== build 45 ==
==> flow/design.v <==
module uart_rx#(
	parameter CLK_FRE 	= 50,
	parameter UART_RATE = 115200
	) (
	input 				clk,    
	input 				rst_n,
	output 	 			recv_en,	
	output reg 	[ 7:0] 	recv_data,	
	input 				rx_pin 
);
parameter  RATE_CNT = (CLK_FRE * 1000_000 / UART_RATE) - 1;
reg [10:0] clk_cnt;
localparam WAIT = 2'd0, START = 2'd1, RECV = 2'd2, STOP = 2'd3;
reg [1:0] state;
assign recv_en = clk_cnt == RATE_CNT * 3 / 2;
reg [ 7:0] recv_data_r;
reg [ 2:0] recv_cnt;
always@(posedge clk)
	if(!rst_n)begin
		state 		<= WAIT;
		clk_cnt 	<= 0;
		recv_data 	<= 0;
	end
	else
	case(state)
		WAIT:
			if(!rx_pin)begin 
				recv_cnt <= 'd0;
				state <= START;
			end
		START:begin 
			if(clk_cnt == RATE_CNT / 2)begin 
				clk_cnt <= 0;
				state <= RECV;
			end
			else
				clk_cnt <= clk_cnt + 1;
		end
		RECV:begin 
			if(clk_cnt == RATE_CNT)begin 
				clk_cnt <= 0;
				recv_data_r[recv_cnt] <= rx_pin;
				recv_cnt <= recv_cnt + 1;
				state <= (recv_cnt == 7 )?STOP : RECV ;
			end
			else
				clk_cnt <= clk_cnt + 1;
		end
		STOP:begin 
			recv_data <= recv_data_r;
			if(clk_cnt == RATE_CNT * 3 / 2)begin 
				clk_cnt <= 0;
				state <= WAIT;
			end
			else 
				clk_cnt <= clk_cnt + 1;
		end
	endcase
endmodule
module uart_tx#(
	parameter CLK_FRE 	= 50,
	parameter UART_RATE = 115200
	) (
	input 				clk,    
	input 				rst_n,
	input 				send_en ,	
	output 	 			send_busy ,	
	input 		[ 7:0] 	send_data ,	
	output reg 			tx_pin
);
parameter  RATE_CNT = (CLK_FRE * 1000_000 / UART_RATE) - 1;
reg [10:0] clk_cnt;
localparam WAIT = 2'd0, START = 2'd1, SEND = 2'd2, STOP = 2'd3;
reg [1:0] state;
assign send_busy = state != WAIT;
reg [ 7:0] send_data_r;
reg [ 2:0] send_cnt;
always@(posedge clk)
	if(!rst_n)begin
		state 	<= WAIT;
		clk_cnt <= 0;
		tx_pin 	<= 1;
	end
	else
	case(state)
		WAIT:
			if(send_en)begin 
				send_data_r <= send_data;
				send_cnt <= 'd0;
				state <= START;
			end
		START:begin 
			tx_pin <= 0;
			if(clk_cnt == RATE_CNT)begin 
				clk_cnt <= 0;
				state <= SEND;
			end
			else
				clk_cnt <= clk_cnt + 1;
		end
		SEND:begin 
			tx_pin <= send_data_r[send_cnt];
			if(clk_cnt == RATE_CNT)begin 
				clk_cnt <= 0;
				send_cnt <= send_cnt + 1;
				state <= (send_cnt == 7 )?STOP : SEND ;
			end
			else
				clk_cnt <= clk_cnt + 1;
		end
		STOP:begin 
			tx_pin <= 1;
			if(clk_cnt == RATE_CNT)begin 
				clk_cnt <= 0;
				state <= WAIT;
			end
			else
				clk_cnt <= clk_cnt + 1;
		end
	endcase
endmodule
module uart_top (
	input 		clk,    
	input 		rst_n,
	input 		uart_rx,
	output		uart_tx
);
parameter CLK_FRE 		= 50;
parameter UART_RATE 	= 115200;
localparam SEND = 2'd0, WAIT = 2'd1;
reg [1:0] state;
reg  [31:0] wait_cnt;
reg  [ 7:0] send_cnt;
reg  [ 7:0] send_data;
reg  	    send_en;
wire [ 7:0] recv_data;
wire 		recv_en;
wire 		send_busy;
parameter 	ENG_NUM  = 9; 
parameter 	CHE_NUM  = 2; 
parameter 	DATA_NUM = CHE_NUM * 3 + ENG_NUM;  
wire [ DATA_NUM * 8 - 1:0] char_data = {8'hE4,8'hBD,8'hA0,8'hE5,8'hA5,8'hBD,"  World","\r\n"};
wire [ 7:0] char_byte = (send_cnt < DATA_NUM) ? char_data[ (DATA_NUM - 1 - send_cnt) * 8 +: 8] : 8'h00;
always@(posedge clk)
	if(!rst_n)begin
		state 		<= SEND;
		wait_cnt 	<= 0;
		send_cnt 	<= 0;
		send_en 	<= 'b0;
	end
	else
	case(state)
		SEND:begin  
			if(send_cnt == DATA_NUM + 1)begin 
				send_en 	<= 'b0;
				send_cnt 	<=  0;
				state 		<= WAIT;
			end
			else if(!send_busy)begin
				send_en 	<= 'b1;
				send_data 	<= char_byte;
				send_cnt 	<= send_cnt + 1;
			end
		end
		WAIT: 
			if(wait_cnt == CLK_FRE * 1000_000)begin 
				wait_cnt <= 0;
				state <= SEND;
			end
			else begin
				send_en <= recv_en;
				send_data <= recv_data;
				wait_cnt <= wait_cnt + 1;
			end
	endcase
uart_tx #(
	.CLK_FRE 	(CLK_FRE 	),
	.UART_RATE 	(UART_RATE 	)
	)uart_tx_m0(
	.clk 		(clk 		),
	.rst_n 		(rst_n 		),
	.send_en 	(send_en 	),
	.send_busy 	(send_busy 	),
	.send_data 	(send_data 	),
	.tx_pin 	(uart_tx 	)
	);
uart_rx #(
	.CLK_FRE 	(CLK_FRE 	),
	.UART_RATE 	(UART_RATE 	)
	)uart_rx_m0(
	.clk 		(clk 		),
	.rst_n 		(rst_n 		),
	.recv_en 	(recv_en 	),
	.recv_data 	(recv_data 	),
	.rx_pin 	(uart_rx 	)
	);
endmodule
export LEC_CHECK = 0
export CAP_MARGIN = 20
export CELL_PAD_IN_SITES_DETAIL_PLACEMENT = 0
export CORE_ASPECT_RATIO = 0.57
export CORE_MARGIN = 2
export CORE_UTILIZATION = 70
export CTS_CLUSTER_DIAMETER = 320
export CTS_CLUSTER_SIZE = 40
export SETUP_SLACK_MARGIN = 0.27
export SLEW_MARGIN = 20
export TNS_END_PERCENT = 80
create_clock -name core_clock -period 5.59 [get_ports {clk}]
run.sh (not shown) runs the stock make flow with config.mk's settings and CLKGATE_MAP_FILE=.
Build 45 went all the way through synthesis, placement and routing and the layout is clean on timing, DRC and antenna.
diff inputs: build 45 => build 68
# build 45
export LEC_CHECK = 0
export CAP_MARGIN = 20
export CELL_PAD_IN_SITES_DETAIL_PLACEMENT = 0
export CORE_ASPECT_RATIO = 0.57
export CORE_MARGIN = 2
export CORE_UTILIZATION = 70
export CTS_CLUSTER_DIAMETER = 320
export CTS_CLUSTER_SIZE = 40
export SETUP_SLACK_MARGIN = 0.27
export SLEW_MARGIN = 20
export TNS_END_PERCENT = 80
create_clock -name core_clock -period 5.59 [get_ports {clk}]
# build 68
export LEC_CHECK = 0
export CAP_MARGIN = 20
export CELL_PAD_IN_SITES_DETAIL_PLACEMENT = 0
export CORE_ASPECT_RATIO = 1.12
export CORE_MARGIN = 2
export CORE_UTILIZATION = 72
export CTS_CLUSTER_DIAMETER = 320
export CTS_CLUSTER_SIZE = 40
export PLACE_DENSITY_LB_ADDON = 0.21
export SETUP_SLACK_MARGIN = 0.85
export SLEW_MARGIN = 40
export TNS_END_PERCENT = 80
create_clock -name core_clock -period 3.12 [get_ports {clk}]
--- outcome ---
- Across both runs, final instance area was lower for build 68 than for build 45.
- Comparing build 68 and build 45, part of the total power dissipated in combinational logic is higher on build 68.
- Min number of vias per cell after detailed routing across build 68 and build 45: build 45
- The buffer count excluding the clock tree in the final layout in build 68 was higher than what build 45 gave.
### build 68 -> build 54
# build 68
export LEC_CHECK = 0
export CAP_MARGIN = 20
export CELL_PAD_IN_SITES_DETAIL_PLACEMENT = 0
export CORE_ASPECT_RATIO = 1.12
export CORE_MARGIN = 2
export CORE_UTILIZATION = 72
export CTS_CLUSTER_DIAMETER = 320
export CTS_CLUSTER_SIZE = 40
export PLACE_DENSITY_LB_ADDON = 0.21
export SETUP_SLACK_MARGIN = 0.85
export SLEW_MARGIN = 40
export TNS_END_PERCENT = 80
create_clock -name core_clock -period 3.12 [get_ports {clk}]
# build 54
export LEC_CHECK = 0
export CAP_MARGIN = 20
export CELL_PAD_IN_SITES_DETAIL_PLACEMENT = 0
export CORE_ASPECT_RATIO = 1.34
export CORE_MARGIN = 2
export CORE_UTILIZATION = 72
export CTS_CLUSTER_DIAMETER = 198
export CTS_CLUSTER_SIZE = 20
export PLACE_DENSITY_LB_ADDON = 0.15
export SETUP_SLACK_MARGIN = 0.93
export SLEW_MARGIN = 10
export TNS_END_PERCENT = 80
create_clock -name core_clock -period 3.12 [get_ports {clk}]
Results
Die boundary height went up by a little under 10% going from build 68 to build 54.
Sort build 68 and build 54 by non-clock buffer count desc -> top: build 54
Build 54 ended up with uart_tx_m0.clk_cnt[0] as its launch point of the critical path; build 68 ended up with uart_tx_m0.clk_cnt[1].
The core region area of build 68 and that of build 54 are within noise of each other.
Global-route usage over all layers: build 54 > build 68
The inputs of build 5 differ from those of build 54 as listed below.
# build 54
export LEC_CHECK = 0
export CAP_MARGIN = 20
export CELL_PAD_IN_SITES_DETAIL_PLACEMENT = 0
export CORE_ASPECT_RATIO = 1.34
export CORE_MARGIN = 2
export CORE_UTILIZATION = 72
export CTS_CLUSTER_DIAMETER = 198
export CTS_CLUSTER_SIZE = 20
export PLACE_DENSITY_LB_ADDON = 0.15
export SETUP_SLACK_MARGIN = 0.93
export SLEW_MARGIN = 10
export TNS_END_PERCENT = 80
create_clock -name core_clock -period 3.12 [get_ports {clk}]
# build 5
export LEC_CHECK = 0
export CAP_MARGIN = 20
export CORE_MARGIN = 2
export CORE_UTILIZATION = 72
export CTS_CLUSTER_DIAMETER = 104
export CTS_CLUSTER_SIZE = 14
export HOLD_SLACK_MARGIN = 0.28
export PLACE_DENSITY_LB_ADDON = 0.15
export SETUP_SLACK_MARGIN = 0.93
export SLEW_MARGIN = 20
create_clock -name core_clock -period 3.12 [get_ports {clk}]
## What came out
Data required time at the worst endpoint across build 54 and build 5: no real change. Build 5 against build 54; internal power component is up by a few percent. The final reports for build 5 and build 54 show total area of multi-input combinational cells higher in the former. Relative to build 54, the cell area measured on build 5 has increased slightly. Build 54 → build 5: clock skew ~0 delta; global-route usage -0.65 points.
### build 5 -> build 46
# build 5
export LEC_CHECK = 0
export CAP_MARGIN = 20
export CORE_MARGIN = 2
export CORE_UTILIZATION = 72
export CTS_CLUSTER_DIAMETER = 104
export CTS_CLUSTER_SIZE = 14
export HOLD_SLACK_MARGIN = 0.28
export PLACE_DENSITY_LB_ADDON = 0.15
export SETUP_SLACK_MARGIN = 0.93
export SLEW_MARGIN = 20
create_clock -name core_clock -period 3.12 [get_ports {clk}]
# build 46
export LEC_CHECK = 0
export CAP_MARGIN = 5
export CORE_ASPECT_RATIO = 0.91
export CORE_MARGIN = 2
export CORE_UTILIZATION = 72
export CTS_CLUSTER_DIAMETER = 104
export CTS_CLUSTER_SIZE = 14
export PLACE_DENSITY_LB_ADDON = 0.15
export SETUP_SLACK_MARGIN = 0.92
export SLEW_MARGIN = 20
create_clock -name core_clock -period 3.12 [get_ports {clk}]
[summary]
Taking build 5 as the reference, in build 46 final weighted congestion in routability-driven placement dropped about 1%, multi-input combinational cell area stayed essentially flat.
Diff build 46..build 5 | sequential power | negligible
Adder-cell share of the synthesized area: build 5 vs build 46 identical
Build 46 against build 5: power dissipated by switching net loads picked up an extra 1.7%; proportion of cell area occupied by multi-input gates neither gained nor lost much; worst-case setup margin in the final layout picked up an extra 7.0 ps.

---

Starts from the design.v that is shown in full above.
export LEC_CHECK = 0
export CAP_MARGIN = 20
export CORE_ASPECT_RATIO = 0.9
export CORE_MARGIN = 2
export CORE_UTILIZATION = 72
export CTS_CLUSTER_DIAMETER = 38
export CTS_CLUSTER_SIZE = 14
export PLACE_DENSITY_LB_ADDON = 0.15
export SETUP_SLACK_MARGIN = 0.93
export SLEW_MARGIN = 20
create_clock -name core_clock -period 3.12 [get_ports {clk}]
Rerun with:
- CORE_ASPECT_RATIO: 0.9 -> unset
- CTS_CLUSTER_DIAMETER: 38 -> 104
- CTS_CLUSTER_SIZE: 14 -> unset
- PLACE_DENSITY_LB_ADDON: 0.15 -> unset
- SETUP_SLACK_MARGIN: 0.93 -> 0.77
What happened:
- The changed run finished clean
- count of clock-buffer cells in the layout grows by 2
- combinational power shrinks by about 1%
- fmax decreases by 6.7%
- wire length shrinks by 3.9%
- power fell by 2.6%
- utilization rises by 0.70 points
- area after synthesis does not change
- first-iteration DRC count goes down by 8.1%
- cell count barely changes
- sequential share of layout area rose by 0.40 points
- worst setup slack is worse by 0.15 ns
Rerun with:
- CTS_CLUSTER_DIAMETER: 104 -> unset
- CTS_CLUSTER_SIZE: unset -> 14
- PLACE_DENSITY_LB_ADDON: unset -> 0.15
- SETUP_SLACK_MARGIN: 0.77 -> 0.93
After rerunning: Worst hold slack got worse by 0.016 ns; utilization grows by 0.84 points; routed wire length goes up by 2.4%; non-clock buffer count climbs by 1.

---

Starts from the design.v that is shown in full above.
export LEC_CHECK = 0
export CAP_MARGIN = 15
export CORE_MARGIN = 2
export CORE_UTILIZATION = 72
export CTS_CLUSTER_DIAMETER = 104
export CTS_CLUSTER_SIZE = 14
export HOLD_SLACK_MARGIN = 0.28
export PLACE_DENSITY_LB_ADDON = 0.15
export SETUP_SLACK_MARGIN = 0.93
export SLEW_MARGIN = 20
create_clock -name core_clock -period 3.12 [get_ports {clk}]
The starting point passed the timing, DRC and antenna checks.
Next try:
- CAP_MARGIN: 15 -> 20
- CTS_CLUSTER_SIZE: 14 -> unset
- HOLD_SLACK_MARGIN: 0.28 -> unset
- The new run finished with timing, DRC and antenna clean
- routed wire length stays the same
- total power is unchanged
- core utilization stays the same
- synthesized area does not change
- die size is unchanged
- clock power hardly moves
- global-route usage is unchanged
Next try:
- CORE_ASPECT_RATIO: unset -> 0.91
- CTS_CLUSTER_SIZE: unset -> 12
- SETUP_SLACK_MARGIN: 0.93 -> 0.92
After rerunning:
- worst setup slack improves by 0.0070 ns
- cell count barely changes
- final area is about the same
- synthesized area stays the same
- power grows by a few percent
- synthesized cell count is unchanged
- via count is about the same
Next try:
- CTS_CLUSTER_DIAMETER: 104 -> 28
- CTS_CLUSTER_SIZE: 12 -> 14
- SETUP_SLACK_MARGIN: 0.92 -> 0.93
After rerunning: The new run completed without violations. Maximum frequency fell by 0.32%. Total power is about the same. Non-clock buffer count is higher by 3. Core utilization increases by 0.40 points. Via count came out higher by 0.31%. Flip-flop count is unchanged. Final area rises by 0.51%. Wire length came out higher by 2.1%. Final cell count came out higher by 0.43%.

---

RTL: the design.v shown in full above, as it stands there.
clock: 3.12 ns
lec_check: 0
cap_margin: 20
core_aspect_ratio: 0.7
core_margin: 2
core_utilization: 72
cts_cluster_diameter: 400
cts_cluster_size: 10
place_density: 0.37
setup_slack_margin: 0.92
slew_margin: 20
==> next run, changes <==
--- a/flow/config.mk
+++ b/flow/config.mk
@@ -8,3 +8,3 @@
 export CAP_MARGIN = 20
-export CORE_ASPECT_RATIO = 0.7
+export CORE_ASPECT_RATIO = 0.69
 export CORE_MARGIN = 2
@@ -13,3 +13,3 @@
 export CTS_CLUSTER_SIZE = 10
-export PLACE_DENSITY = 0.37
+export PLACE_DENSITY_LB_ADDON = 0.12
 export SETUP_SLACK_MARGIN = 0.92
Effect: Global-route usage grows by 1.5 points. Power goes up by 3.7%. Via count goes up by 1.8%. Sequential cell count is unchanged. Wire length is higher by 6.1%. Final cell count is about the same. Synthesized cell count is unchanged.
==> next run, changes <==
--- a/flow/config.mk
+++ b/flow/config.mk
@@ -8,8 +8,7 @@
 export CAP_MARGIN = 20
-export CORE_ASPECT_RATIO = 0.69
 export CORE_MARGIN = 2
 export CORE_UTILIZATION = 72
-export CTS_CLUSTER_DIAMETER = 400
-export CTS_CLUSTER_SIZE = 10
-export PLACE_DENSITY_LB_ADDON = 0.12
+export CTS_CLUSTER_DIAMETER = 104
+export CTS_CLUSTER_SIZE = 12
+export PLACE_DENSITY_LB_ADDON = 0.15
 export SETUP_SLACK_MARGIN = 0.92
Outcome: Die area hardly moves. Utilization came out higher by 0.68 points. Setup slack loses 0.0045 ns.
==> next run, changes <==
--- a/flow/config.mk
+++ b/flow/config.mk
@@ -10,5 +10,5 @@
 export CORE_UTILIZATION = 72
-export CTS_CLUSTER_DIAMETER = 104
-export CTS_CLUSTER_SIZE = 12
-export PLACE_DENSITY_LB_ADDON = 0.15
+export CTS_CLUSTER_DIAMETER = 400
+export CTS_CLUSTER_SIZE = 10
+export PLACE_DENSITY = 0.37
 export SETUP_SLACK_MARGIN = 0.92
Effect: First-iteration DRC count shrinks by 32%. Total power grows by 1.1%. Worst setup slack got worse by 0.0042 ns. Routed wire length shrinks by about 0.8%. Synthesized cell count stays the same. Clock-buffer cell count grows by 1. Cell count grows by about 0.43%. Non-clock buffer count grows by 3. Via count shrinks by about 2.6%. Synthesized area does not change.
Power and IR drop assume default switching activity.
